## v51
## pipelineProcessor
module pipelineProcessor(
	input clk,
	input reset,
	output [31:0]  inst_addr,
	input  [31:0]  instr,
	output [31:0]  data_addr,
	output  [31:0]  data_out,
	output        mem_read,
	output          mem_write,
	input  [31:0]  data_in
	);
	wire [31:0] instr_add_4;
	wire [31:0] aluAddresult;
	wire [31:0] IFIDinstr;
	wire [31:0] jumpMux1;
	wire pcSrc, jump, stall, ifFlush;
	InstructionFetch InstructionFetch (
	  .clk   (clk),
		.reset         (reset        ),
		.inst_addr     (inst_addr    ),
		.aluAddresult  (aluAddresult ),
		.instr_add_4   (instr_add_4  ),
		.pcSrc         (pcSrc        ),
		.hazardStall	(stall ),
		.jump         (jump),
		.jumpMux1     (jumpMux1));
	wire [31:0] IFIDinstr_add_4;
	IFIDPipeReg IFIDPipeReg (
		.reset            (reset           ),
		.instr_add_4      (instr_add_4     ),
		.IFIDinstr_add_4  (IFIDinstr_add_4 ),
		.instr            (instr           ),
		.IFIDinstr        (IFIDinstr       ),
		.ifFlush          (ifFlush         ),
		.stall            (stall           ),
		.clk              (clk             ));
	wire [1:0] aluopID;
	wire regdestID, jumpID, branchID, mem_readID, memtoregID, MemWriteHazard;
	wire alusrcID, RegWriteHazard;
	controlunit controlunit (
		.regdest   (regdestID  ),
		.jump      (jumpID     ),
		.branch    (branchID   ),
		.memread   (mem_readID  ),
		.memtoreg  (memtoregID ),
		.memwrite  (MemWriteHazard ),
		.alusrc    (alusrcID   ),
		.regwrite  (RegWriteHazard ),
		.aluop     (aluopID    ),
		.opcode    (IFIDinstr[31:26]   ));
	wire [31:0] readData1ID;
	wire [31:0] readData2ID;
	wire [31:0] signExtended;
	wire [4:0] writeReg;
	wire [31:0] writeData;
	wire regWrite;
	InstructionDecode InstructionDecode (
		.IFIDinstr        (IFIDinstr       ),
  ...
Size: roughly 4,500 cells after synthesis, roughly 1,400 flip-flops, ~68,000 µm² of cells after synthesis.
make LEC_CHECK=0 ABC_AREA=0 CAP_MARGIN=20 CELL_PAD_IN_SITES_GLOBAL_PLACEMENT=2 CORE_ASPECT_RATIO=0.63 CORE_MARGIN=2 CORE_UTILIZATION=50 CTS_CLUSTER_DIAMETER=384 CTS_CLUSTER_SIZE=15 GPL_ROUTABILITY_DRIVEN=1 GPL_TIMING_DRIVEN=0 HOLD_SLACK_MARGIN=0.23 MAX_ROUTING_LAYER=met4 MIN_ROUTING_LAYER=met2 PLACE_DENSITY=0.82 SLEW_MARGIN=30 finish   # period 5.36 ns
run.sh (not shown) runs the stock make flow with config.mk's settings and CLKGATE_MAP_FILE=.
v51 never completed; the flow aborted with a tool error in 5_1_grt.
Modified inputs, v48 compared to v51
Settings: CELL_PAD_IN_SITES_GLOBAL_PLACEMENT no longer set, was 2; MAX_ROUTING_LAYER no longer set, was met4; SLEW_MARGIN now 15, was 30; GPL_ROUTABILITY_DRIVEN no longer set, was 1; PLACE_DENSITY no longer set, was 0.82; CTS_CLUSTER_DIAMETER no longer set, was 384; ABC_AREA no longer set, was 0; HOLD_SLACK_MARGIN no longer set, was 0.23; CTS_CLUSTER_SIZE now 57, was 15; GPL_TIMING_DRIVEN now 1, was 0; PLACE_DENSITY_LB_ADDON now 0.02, previously not set; CORE_UTILIZATION now 70, was 50; MIN_ROUTING_LAYER no longer set, was met2; CORE_ASPECT_RATIO no longer set, was 0.63; the clock period (ns, I/O delays scaled along) now 5.09, was 5.36.
Notes after the runs:
- v48 is listed as incomplete: the tool reported an error in 5_1_grt and the run ended there.
- Buffer count from post-CTS setup fixing ends up higher on v51.
- Die outline height (v51 / v48): 0.940
- In v48 relative to v51, die footprint had gone down by more than a quarter.
Relative to v48, the following input files were edited for v57:
Settings: a change of CORE_UTILIZATION from 70 to 57; an added PLACE_DENSITY of 0.6; a deleted GPL_TIMING_DRIVEN that had been 1; a change of SLEW_MARGIN from 15 to 20; a deleted PLACE_DENSITY_LB_ADDON that had been 0.02; a change of CTS_CLUSTER_SIZE from 57 to 100; a change of the clock period (ns, I/O delays scaled along) from 5.09 to 8.52.
v57 finished all stages; the layout is clean. As far as post-synthesis cell area is concerned, v48 and v57 perform about the same. Per the comparison of v57 with v48, share of the core filled by cells before placement dropped 13 points, number of rows in the core area climbed 12. Complex-gate fraction of the synthesized area of v48 is on par with v57. The die used by v57 is larger than the one used by v48. As far as chip area line of the yosys report goes, v57 and v48 are indistinguishable; the numbers are identical. Going from v48 to v57, cell count after placement has decreased; clock buffer count from CTS has increased.
Input-level comparison between v50 and v57:
Settings: a change of CORE_UTILIZATION from 57 to 51; an added ABC_AREA of 0; a change of CORE_MARGIN from 2 to 6; a change of PLACE_DENSITY from 0.6 to 0.75; a deleted CTS_CLUSTER_SIZE that had been 100; an added SETUP_SLACK_MARGIN of -0.57; a change of the clock period (ns, I/O delays scaled along) from 8.52 to 10.3.
[summary]
Looking at total power, v50 sits 3.6 mW lower than v57 does.
v50 against v57; total placed cells including tap cells is up by a few percent.
Changes observed in v50 relative to v57: design area dropped 0.41%, count of clock-buffer cells in the layout dropped about 6%, area inside the core boundary climbed about 12%, total number of sequential cells barely changed.
## Diff of input files: v16 against v50
Settings: a change of CORE_UTILIZATION from 51 to 58; a change of SETUP_SLACK_MARGIN from -0.57 to 1.5; a deleted PLACE_DENSITY that had been 0.75; a deleted ABC_AREA that had been 0; a change of CORE_MARGIN from 6 to 2; a change of the clock period (ns, I/O delays scaled along) from 10.3 to 5.98.
### Flow results
- What the final checks of v16 revealed, after a flow that finished every stage, was a layout that fails on setup timing.
- Highest routing layer actually used: met5 -> v16, met4 -> v50
- Summary of v16 over v50: maximum clock rate up 38%, fill cell total of the finished layout down 2,408, final weighted congestion in routability-driven placement down 0.016, utilization up 15 points.

Starting RTL as in the previous note.
==> flow/config.mk <==
export PLATFORM = sky130hd
export DESIGN_NAME = pipelineProcessor
export DESIGN_NICKNAME = pipelineProcessor
export VERILOG_FILES = /design/flow/design.v
export SDC_FILE = /design/flow/constraint.sdc
export NUM_CORES = 4
export LEC_CHECK = 0
export ABC_AREA = 1
export CAP_MARGIN = 40
export CORE_ASPECT_RATIO = 0.5
export CORE_MARGIN = 2
export CORE_UTILIZATION = 72
export CTS_CLUSTER_DIAMETER = 392
export CTS_CLUSTER_SIZE = 99
export GPL_ROUTABILITY_DRIVEN = 0
export PLACE_DENSITY = 0.4
export SETUP_SLACK_MARGIN = 0.61
export SLEW_MARGIN = 20
export TNS_END_PERCENT = 10
==> flow/constraint.sdc <==
create_clock -name core_clock -period 4.54 [get_ports {clk}]
set_input_delay 0.9080 -clock core_clock [delete_from_list [all_inputs] [get_ports {clk}]]
set_output_delay 0.9080 -clock core_clock [all_outputs]
set_load 0.01 [all_outputs]
The baseline ended with an error in global routing on ODB-0269.
Then changed:
==> flow/config.mk (replaced) <==
export PLATFORM = sky130hd
export DESIGN_NAME = pipelineProcessor
export DESIGN_NICKNAME = pipelineProcessor
export VERILOG_FILES = /design/flow/design.v
export SDC_FILE = /design/flow/constraint.sdc
export NUM_CORES = 4
export LEC_CHECK = 0
export CAP_MARGIN = 5
export CELL_PAD_IN_SITES_DETAIL_PLACEMENT = 1
export CORE_MARGIN = 7
export CORE_UTILIZATION = 40
export CTS_CLUSTER_SIZE = 91
export SLEW_MARGIN = 20
==> flow/constraint.sdc (replaced) <==
create_clock -name core_clock -period 9.0 [get_ports {clk}]
set_input_delay 1.8000 -clock core_clock [delete_from_list [all_inputs] [get_ports {clk}]]
set_output_delay 1.8000 -clock core_clock [all_outputs]
set_load 0.01 [all_outputs]
Effect: With this change the flow finished clean; area after synthesis falls by a few percent; die size went up by well over a third; synthesized cell count goes down by well over a third.
Then changed:
--- a/flow/config.mk
+++ b/flow/config.mk
@@ -7,7 +7,8 @@
 export LEC_CHECK = 0
 export CAP_MARGIN = 5
-export CELL_PAD_IN_SITES_DETAIL_PLACEMENT = 1
-export CORE_MARGIN = 7
-export CORE_UTILIZATION = 40
-export CTS_CLUSTER_SIZE = 91
+export CORE_MARGIN = 2
+export CORE_UTILIZATION = 70
+export CTS_CLUSTER_SIZE = 34
+export HOLD_SLACK_MARGIN = -0.09
+export PLACE_DENSITY = 0.6
 export SLEW_MARGIN = 20
==> flow/constraint.sdc (replaced) <==
create_clock -name core_clock -period 4.48 [get_ports {clk}]
set_input_delay 0.8960 -clock core_clock [delete_from_list [all_inputs] [get_ports {clk}]]
set_output_delay 0.8960 -clock core_clock [all_outputs]
set_load 0.01 [all_outputs]
What happened: With this change the flow never finished: it broke off in global routing (ODB-0269); die size falls by 45%; synthesized cell count stays the same; area after synthesis stays the same.
Then changed:
==> flow/config.mk (replaced) <==
export PLATFORM = sky130hd
export DESIGN_NAME = pipelineProcessor
export DESIGN_NICKNAME = pipelineProcessor
export VERILOG_FILES = /design/flow/design.v
export SDC_FILE = /design/flow/constraint.sdc
export NUM_CORES = 4
export LEC_CHECK = 0
export CAP_MARGIN = 35
export CORE_MARGIN = 2
export CORE_UTILIZATION = 56
export CTS_CLUSTER_DIAMETER = 230
export GPL_ROUTABILITY_DRIVEN = 0
export PLACE_DENSITY_LB_ADDON = 0.26
export SLEW_MARGIN = 20
==> flow/constraint.sdc (replaced) <==
create_clock -name core_clock -period 10.8 [get_ports {clk}]
set_input_delay 2.1600 -clock core_clock [delete_from_list [all_inputs] [get_ports {clk}]]
set_output_delay 2.1600 -clock core_clock [all_outputs]
set_load 0.01 [all_outputs]
=>
- This time the run completed without violations
- synthesized area stays the same
- die area goes up by a quarter to a third
- synthesized cell count is unchanged
Then changed:
==> flow/config.mk (replaced) <==
export PLATFORM = sky130hd
export DESIGN_NAME = pipelineProcessor
export DESIGN_NICKNAME = pipelineProcessor
export VERILOG_FILES = /design/flow/design.v
export SDC_FILE = /design/flow/constraint.sdc
export NUM_CORES = 4
export LEC_CHECK = 0
export CAP_MARGIN = 20
export CORE_MARGIN = 2
export CORE_UTILIZATION = 58
export GPL_TIMING_DRIVEN = 1
export PLACE_DENSITY_LB_ADDON = 0.02
export SLEW_MARGIN = 15
==> flow/constraint.sdc (replaced) <==
create_clock -name core_clock -period 4.38 [get_ports {clk}]
set_input_delay 0.8760 -clock core_clock [delete_from_list [all_inputs] [get_ports {clk}]]
set_output_delay 0.8760 -clock core_clock [all_outputs]
set_load 0.01 [all_outputs]
- The changed run ran to the end with violations: negative setup slack
- design area went up by 12%
- wire length went up by 12%
- cell count rose by 12%
- synthesized cell count is unchanged
- combinational power went up to 3.6 times its value
- synthesized area is unchanged
- count of clock-buffer cells in the layout falls by 8
Then changed:
==> flow/config.mk (replaced) <==
export PLATFORM = sky130hd
export DESIGN_NAME = pipelineProcessor
export DESIGN_NICKNAME = pipelineProcessor
export VERILOG_FILES = /design/flow/design.v
export SDC_FILE = /design/flow/constraint.sdc
export NUM_CORES = 4
export LEC_CHECK = 0
export CAP_MARGIN = 5
export CORE_MARGIN = 2
export CORE_UTILIZATION = 70
export CTS_CLUSTER_SIZE = 34
export HOLD_SLACK_MARGIN = -0.09
export PLACE_DENSITY = 0.6
export SLEW_MARGIN = 20
==> flow/constraint.sdc (replaced) <==
create_clock -name core_clock -period 5.46 [get_ports {clk}]
set_input_delay 1.0920 -clock core_clock [delete_from_list [all_inputs] [get_ports {clk}]]
set_output_delay 1.0920 -clock core_clock [all_outputs]
set_load 0.01 [all_outputs]
Outcome: The new run failed in global routing on ODB-0269. Die size came out lower by 17%. Synthesized cell count stays the same. Synthesized area is unchanged.

== v55 ==
pipelineProcessor again, from the RTL that the note above started with.
Design pipelineProcessor, start of the top module:
module pipelineProcessor(
	input clk,
	input reset,
	output [31:0]  inst_addr,
	input  [31:0]  instr,
	output [31:0]  data_addr,
	output  [31:0]  data_out,
	output        mem_read,
	output          mem_write,
	input  [31:0]  data_in
	);
clock: 5.76 ns
lec_check: 0
cap_margin: 5
core_margin: 2
core_utilization: 70
cts_cluster_size: 34
hold_slack_margin: -0.09
place_density: 0.6
setup_slack_margin: 1.67
slew_margin: 20
Flow for v55 halted at 5_1_grt, error code ODB-0269.
diff inputs: v55 => v46
==> flow/config.mk <==
export PLATFORM = sky130hd
export DESIGN_NAME = pipelineProcessor
export DESIGN_NICKNAME = pipelineProcessor
export VERILOG_FILES = /design/flow/design.v
export SDC_FILE = /design/flow/constraint.sdc
export NUM_CORES = 4
export LEC_CHECK = 0
export CAP_MARGIN = 20
export CORE_MARGIN = 2
export CORE_UTILIZATION = 66
export CTS_CLUSTER_SIZE = 58
export GPL_TIMING_DRIVEN = 1
export PLACE_DENSITY_LB_ADDON = 0.02
export SLEW_MARGIN = 15
==> flow/constraint.sdc <==
create_clock -name core_clock -period 5.4 [get_ports {clk}]
set_input_delay 1.0800 -clock core_clock [delete_from_list [all_inputs] [get_ports {clk}]]
set_output_delay 1.0800 -clock core_clock [all_outputs]
set_load 0.01 [all_outputs]
- v46: flow complete, layout not clean; failing: setup timing
- Reported for v46 and v55, synthesized cell count turned out identical to the last digit.
- Between v46 and v55, the difference in average size of a mapped cell is negligible.
- v46 against v55: post-CTS setup buffer count dropped 14; total die size increased about 6%; share of cell area taken by muxes after synthesis roughly the same.
Changes in v27 relative to v46:
==> flow/config.mk <==
export PLATFORM = sky130hd
export DESIGN_NAME = pipelineProcessor
export DESIGN_NICKNAME = pipelineProcessor
export VERILOG_FILES = /design/flow/design.v
export SDC_FILE = /design/flow/constraint.sdc
export NUM_CORES = 4
export LEC_CHECK = 0
export ABC_AREA = 0
export CAP_MARGIN = 30
export CORE_MARGIN = 7
export CORE_UTILIZATION = 26
export HOLD_SLACK_MARGIN = 0.1
export PLACE_DENSITY_LB_ADDON = 0.23
export SLEW_MARGIN = 20
==> flow/constraint.sdc <==
create_clock -name core_clock -period 11.6 [get_ports {clk}]
set_input_delay 2.3200 -clock core_clock [delete_from_list [all_inputs] [get_ports {clk}]]
set_output_delay 2.3200 -clock core_clock [all_outputs]
set_load 0.01 [all_outputs]
Results
v27 completed every stage of the flow, and the final layout passed the timing, design-rule and antenna checks.
Compared with v46, v27 shows a critical path depth that is 2 lower.
When v27 is measured against v46, its final worst setup slack turns out 3.96 ns higher.
The clock latency on the worst-skew pair on v46 is in line with that on v27.
For final count of pins violating max slew, v46 and v27 come out practically identical.
Of v27 and v46, v46 shows the higher period utilization, with v27 below it.
Compared with v46, in v27 highest fanout seen on the critical path has increased, delay contributed by the slowest stage of the critical path moved up, logic share of the area saw an increase.
Combinational fraction of design power down 6.4 points in v27 wrt v46
Switching portion of total power down 0.83 points in v27 wrt v46
Modified inputs, v52 compared to v27
==> flow/config.mk <==
export PLATFORM = sky130hd
export DESIGN_NAME = pipelineProcessor
export DESIGN_NICKNAME = pipelineProcessor
export VERILOG_FILES = /design/flow/design.v
export SDC_FILE = /design/flow/constraint.sdc
export NUM_CORES = 4
export LEC_CHECK = 0
export CAP_MARGIN = 20
export CORE_MARGIN = 2
export CORE_UTILIZATION = 15
export PLACE_DENSITY = 0.6
export SLEW_MARGIN = 20
==> flow/constraint.sdc <==
create_clock -name core_clock -period 13.9 [get_ports {clk}]
set_input_delay 2.7800 -clock core_clock [delete_from_list [all_inputs] [get_ports {clk}]]
set_output_delay 2.7800 -clock core_clock [all_outputs]
set_load 0.01 [all_outputs]
--- outcome ---
The run showing the smaller standby leakage power is v52. Side by side, total power turned out lower in v52 than in v27. Net switching share of the total power down 0.45 points in v52 wrt v27. v52: total clock buffers created by CTS 7.1% below v27. The more densely filled core belongs to v27, not v52. The standard cells in v52 occupy more silicon area than those in v27 do.
Modified inputs, v20 compared to v52
diff --git a/flow/config.mk b/flow/config.mk
--- a/flow/config.mk
+++ b/flow/config.mk
@@ -8,5 +8,5 @@
 export CAP_MARGIN = 20
 export CORE_MARGIN = 2
-export CORE_UTILIZATION = 15
+export CORE_UTILIZATION = 40
 export PLACE_DENSITY = 0.6
 export SLEW_MARGIN = 20
==> flow/constraint.sdc <==
create_clock -name core_clock -period 7.73 [get_ports {clk}]
set_input_delay 1.5460 -clock core_clock [delete_from_list [all_inputs] [get_ports {clk}]]
set_output_delay 1.5460 -clock core_clock [all_outputs]
set_load 0.01 [all_outputs]
## What came out
- On total power, v52 beats v20.
- Re maximum fanout along the worst path: v20 is 28 down on v52.
- Going from v52 to v20, switching part of the total saw a decrease, clock power now larger.
- Compared with v52, in v20 sum of routed wire length over all layers -about 10%, core box area -63%.
Here is what was changed in the inputs of v43 compared with v20.
diff --git a/flow/config.mk b/flow/config.mk
--- a/flow/config.mk
+++ b/flow/config.mk
@@ -6,7 +6,10 @@
 export NUM_CORES = 4
 export LEC_CHECK = 0
-export CAP_MARGIN = 20
+export ABC_AREA = 1
+export CAP_MARGIN = 35
 export CORE_MARGIN = 2
-export CORE_UTILIZATION = 40
-export PLACE_DENSITY = 0.6
-export SLEW_MARGIN = 20
+export CORE_UTILIZATION = 20
+export GPL_TIMING_DRIVEN = 1
+export PLACE_DENSITY_LB_ADDON = 0.02
+export SLEW_MARGIN = 15
+export TNS_END_PERCENT = 70
==> flow/constraint.sdc <==
create_clock -name core_clock -period 12.0 [get_ports {clk}]
set_input_delay 2.4000 -clock core_clock [delete_from_list [all_inputs] [get_ports {clk}]]
set_output_delay 2.4000 -clock core_clock [all_outputs]
set_load 0.01 [all_outputs]
[summary]
- Compared v43 vs v20, and area after synthesis is up in v43.
- Of v43 and v20, it is v43 that has the higher fraction of area in clock buffers and inverters.
- What v20 reported for synthesized instance count has to be multiplied by 1.7 to get the figure for v43.
- Post-route total power of v43 falls short of that of v20 by more than a quarter.
- In the reports for v43 and v20, the smaller initial core utilization belongs to v43.
- Depth of the most critical reg-to-reg path: lower on v20
- Relative to v20, critical path depth in cells has gone up in v43.
- Per the comparison of v43 with v20, standby leakage power went up; cell count listed in synth_stat.txt went up; time the worst path needs with I/O delays and setup went up; area of the synthesized netlist per yosys stat went up.
Power and IR drop assume default switching activity.
